== v30 ==
==> flow/design.v <==
module ntt_16point(
    input wire clk,
    input wire rst,
    input wire start,
    input wire [111:0] data_in,
    output reg done,
    output reg [6:0] result_0,
    output reg [6:0] result_1,
    output reg [6:0] result_2,
    output reg [6:0] result_3,
    output reg [6:0] result_4,
    output reg [6:0] result_5,
    output reg [6:0] result_6,
    output reg [6:0] result_7,
    output reg [6:0] result_8,
    output reg [6:0] result_9,
    output reg [6:0] result_10,
    output reg [6:0] result_11,
    output reg [6:0] result_12,
    output reg [6:0] result_13,
    output reg [6:0] result_14,
    output reg [6:0] result_15
);
    localparam Q = 97;
    wire [6:0] omega [0:15];
    wire [6:0] input_data [0:15];
    reg [6:0] data [0:15];
    reg [3:0] stage;
    reg [4:0] i;
    reg computing;
    reg [3:0] m, k, j;
    reg [6:0] t, u, tw;
    reg [4:0] twiddle_idx;
    assign omega[0] = 1;
    assign omega[1] = 27;
    assign omega[2] = 50;
    assign omega[3] = 41;
    assign omega[4] = 96;
    assign omega[5] = 70;
    assign omega[6] = 47;
    assign omega[7] = 56;
    assign omega[8] = 1;
    assign omega[9] = 27;
    assign omega[10] = 50;
    assign omega[11] = 41;
    assign omega[12] = 96;
    assign omega[13] = 70;
    assign omega[14] = 47;
    assign omega[15] = 56;
    genvar gk;
    generate
        for (gk = 0; gk < 16; gk = gk + 1) begin : g_in
            assign input_data[gk] = data_in[7*gk +: 7];
        end
    endgenerate
    function [6:0] mod_mult;
        input [6:0] a;
        input [6:0] b;
        reg [13:0] temp;
        begin
            temp = a * b;
            mod_mult = temp % Q;
        end
    endfunction
    function [6:0] mod_add;
        input [6:0] a;
        input [6:0] b;
        reg [7:0] temp;
        begin
            temp = a + b;
            if (temp >= Q)
                mod_add = temp - Q;
            else
                mod_add = temp[6:0];
        end
    endfunction
    function [6:0] mod_sub;
        input [6:0] a;
        input [6:0] b;
        reg signed [7:0] temp;
        begin
            temp = a - b;
            if (temp < 0)
                mod_sub = temp + Q;
            else
                mod_sub = temp[6:0];
        end
    endfunction
    function [3:0] bit_reverse;
        input [3:0] idx;
        begin
            bit_reverse = {idx[0], idx[1], idx[2], idx[3]};
        end
    endfunction
    always @(posedge clk) begin
        if (rst) begin
            done <= 0;
            computing <= 0;
            stage <= 0;
            i <= 0;
        end else begin
            if (start && !computing) begin
                data[0] <= input_data[bit_reverse(0)];
                data[1] <= input_data[bit_reverse(1)];
                data[2] <= input_data[bit_reverse(2)];
                data[3] <= input_data[bit_reverse(3)];
                data[4] <= input_data[bit_reverse(4)];
                data[5] <= input_data[bit_reverse(5)];
                data[6] <= input_data[bit_reverse(6)];
                data[7] <= input_data[bit_reverse(7)];
                data[8] <= input_data[bit_reverse(8)];
                data[9] <= input_data[bit_reverse(9)];
                data[10] <= input_data[bit_reverse(10)];
                data[11] <= input_data[bit_reverse(11)];
                data[12] <= input_data[bit_reverse(12)];
                data[13] <= input_data[bit_reverse(13)];
                data[14] <= input_data[bit_reverse(14)];
                data[15] <= input_data[bit_reverse(15)];
                computing <= 1;
                done <= 0;
                stage <= 0;
                i <= 0;
            end else if (computing) begin
                if (stage < 4) begin
                    if (i < 16) begin
                        m = 1 << stage;   
                        k = i >> (stage + 1);   
                        j = i & ((1 << (stage + 1)) - 1);   
                        if (j < m) begin
                            twiddle_idx = (j << (4 - stage - 1)) & 15;
                            tw = omega[twiddle_idx];
                            t = mod_mult(tw, data[i + m]);
                            u = data[i];
                            data[i] <= mod_add(u, t);
                            data[i + m] <= mod_sub(u, t);
                        end
                        i <= i + 1;
                    end else begin
                        i <= 0;
                        stage <= stage + 1;
                    end
                end else begin
                    result_0 <= data[0];
                    result_1 <= data[1];
                    result_2 <= data[2];
                    result_3 <= data[3];
                    result_4 <= data[4];
                    result_5 <= data[5];
                    result_6 <= data[6];
                    result_7 <= data[7];
                    result_8 <= data[8];
                    result_9 <= data[9];
                    result_10 <= data[10];
                    result_11 <= data[11];
                    result_12 <= data[12];
                    result_13 <= data[13];
                    result_14 <= data[14];
                    result_15 <= data[15];
                    done <= 1;
                    computing <= 0;
                end
            end
        end
    end
endmodule
export LEC_CHECK = 0
export ABC_AREA = 1
export CAP_MARGIN = 20
export CORE_MARGIN = 2
export CORE_UTILIZATION = 66
export CTS_CLUSTER_DIAMETER = 216
export CTS_CLUSTER_SIZE = 95
export PLACE_DENSITY = 0.37
export SLEW_MARGIN = 20
export TNS_END_PERCENT = 5
create_clock -name core_clock -period 12.8 [get_ports {clk}]
run.sh (not shown) runs the stock make flow with config.mk's settings and CLKGATE_MAP_FILE=.
v30 | ERROR | global routing (5_1_grt)
#### Input delta (v26 over v30)
# v30
export LEC_CHECK = 0
export ABC_AREA = 1
export CAP_MARGIN = 20
export CORE_MARGIN = 2
export CORE_UTILIZATION = 66
export CTS_CLUSTER_DIAMETER = 216
export CTS_CLUSTER_SIZE = 95
export PLACE_DENSITY = 0.37
export SLEW_MARGIN = 20
export TNS_END_PERCENT = 5
create_clock -name core_clock -period 12.8 [get_ports {clk}]
# v26
export LEC_CHECK = 0
export CAP_MARGIN = 20
export CORE_MARGIN = 2
export CORE_UTILIZATION = 69
export CTS_CLUSTER_DIAMETER = 354
export CTS_CLUSTER_SIZE = 94
export PLACE_DENSITY = 0.38
export SETUP_SLACK_MARGIN = 1.87
export SLEW_MARGIN = 20
export TNS_END_PERCENT = 10
create_clock -name core_clock -period 8.16 [get_ports {clk}]
--- outcome ---
Tool error DPL-0038 stopped v26 during clock tree synthesis (4_1_cts); no final results.
Relative to v30, share of synthesized area spent on multiplexers has gone up in v26.
Between v30 and v26, the yosys cell count is higher for v30.
Looking only at sequential element share of the synthesized area, and setting everything else aside, the higher value of v30 and v26 goes to v26.
v26 vs. v30: compound-cell area share of the yosys netlist went up by 0.90 points, proportion of synthesized flip-flops having asynchronous set or reset comparable, worst-case setup slack after placement lower, die height dropped 4.2 um.
Starting density of the core (lower): v30
Compared v26 vs v30, and floorplan net count is down in v26.
Compared with v30, in v26 post-synthesis instance total shrank by 427, total die area has decreased.
AND-OR/OR-AND gates as the largest non-sequential cell family by area was reported by v26, and simple AND/OR/NAND/NOR gates by v30.
The inputs of v32 differ from those of v26 as listed below.
# v26
export LEC_CHECK = 0
export CAP_MARGIN = 20
export CORE_MARGIN = 2
export CORE_UTILIZATION = 69
export CTS_CLUSTER_DIAMETER = 354
export CTS_CLUSTER_SIZE = 94
export PLACE_DENSITY = 0.38
export SETUP_SLACK_MARGIN = 1.87
export SLEW_MARGIN = 20
export TNS_END_PERCENT = 10
create_clock -name core_clock -period 8.16 [get_ports {clk}]
# v32
export LEC_CHECK = 0
export ABC_AREA = 1
export CAP_MARGIN = 25
export CORE_MARGIN = 2
export CORE_UTILIZATION = 16
export CTS_CLUSTER_SIZE = 15
export HOLD_SLACK_MARGIN = -0.03
export SETUP_SLACK_MARGIN = 2.36
export SLEW_MARGIN = 20
create_clock -name core_clock -period 16.0 [get_ports {clk}]
Findings:
v32 vs v26, prevailing logic family in the synthesized netlist: simple AND/OR/NAND/NOR gates vs AND-OR/OR-AND gates
v32 ended with more post-synth area from yosys stat than v26.
v32 gives more synthesized instance count than v26 did.
Delta (v32 minus v26): total standard cell area after synthesis moved up, worst setup timing slack at the placement stage moved up.
v32: done, clean on timing, DRC and antenna
Lower number of cells in Yosys stat was reported by v26, not v32.

// ntt_16point: RTL as listed in full above, without the edits since
Settings: LEC_CHECK=0, ABC_AREA=0, CAP_MARGIN=20, CELL_PAD_IN_SITES_DETAIL_PLACEMENT=0, CORE_MARGIN=2, CORE_UTILIZATION=72, CTS_CLUSTER_DIAMETER=346, CTS_CLUSTER_SIZE=35, GPL_ROUTABILITY_DRIVEN=1, PLACE_DENSITY_LB_ADDON=0.07, SETUP_SLACK_MARGIN=-0.74, SLEW_MARGIN=0; clock period 10.1 ns.
The baseline did not get past detailed placement.
Rerun with:
==> flow/config.mk (replaced) <==
export PLATFORM = sky130hd
export DESIGN_NAME = ntt_16point
export DESIGN_NICKNAME = ntt_16point
export VERILOG_FILES = /design/flow/design.v
export SDC_FILE = /design/flow/constraint.sdc
export NUM_CORES = 4
export LEC_CHECK = 0
export CAP_MARGIN = 20
export CORE_MARGIN = 2
export CORE_UTILIZATION = 58
export CTS_CLUSTER_SIZE = 88
export SETUP_SLACK_MARGIN = 2.37
export SLEW_MARGIN = 20
export TNS_END_PERCENT = 5
==> flow/constraint.sdc (replaced) <==
create_clock -name core_clock -period 8.72 [get_ports {clk}]
set_input_delay 1.7440 -clock core_clock [delete_from_list [all_inputs] [get_ports {clk}]]
set_output_delay 1.7440 -clock core_clock [all_outputs]
set_load 0.01 [all_outputs]
The changed run ended with an error in global routing.
Die area rises by about 23%.
Area after synthesis stays the same.
Synthesized cell count stays the same.
Rerun with:
--- a/flow/config.mk
+++ b/flow/config.mk
@@ -11 +10,0 @@
-export CTS_CLUSTER_SIZE = 88
@@ -14 +12,0 @@
-export TNS_END_PERCENT = 5
==> flow/constraint.sdc (replaced) <==
create_clock -name core_clock -period 16.0 [get_ports {clk}]
set_input_delay 3.2000 -clock core_clock [delete_from_list [all_inputs] [get_ports {clk}]]
set_output_delay 3.2000 -clock core_clock [all_outputs]
set_load 0.01 [all_outputs]
The new run completed without violations.
Die area is unchanged.
Synthesized cell count is unchanged.
Area after synthesis is unchanged.
Rerun with:
--- a/flow/config.mk
+++ b/flow/config.mk
@@ -10,2 +10 @@
-export CORE_UTILIZATION = 58
-export SETUP_SLACK_MARGIN = 2.37
+export CORE_UTILIZATION = 56
==> flow/constraint.sdc (replaced) <==
create_clock -name core_clock -period 8.72 [get_ports {clk}]
set_input_delay 1.7440 -clock core_clock [delete_from_list [all_inputs] [get_ports {clk}]]
set_output_delay 1.7440 -clock core_clock [all_outputs]
set_load 0.01 [all_outputs]
Outcome: This time the run ran to the end with violations: capacitance limit, slew limit, setup timing. Fmax fell by 4.1%. Global-route usage came out higher by 6.6 points. First-iteration DRC count went up by 49%. Core utilization grows by 6.6 points. Total power increases by 100%. Via count came out higher by 21%. Final area rose by 12%. Synthesized cell count does not change. Hold slack is better by 0.013 ns. Clock-buffer cell count came out lower by 2. Setup slack is worse by 7.9 ns.
Power is estimated from default activity; no workload was simulated.
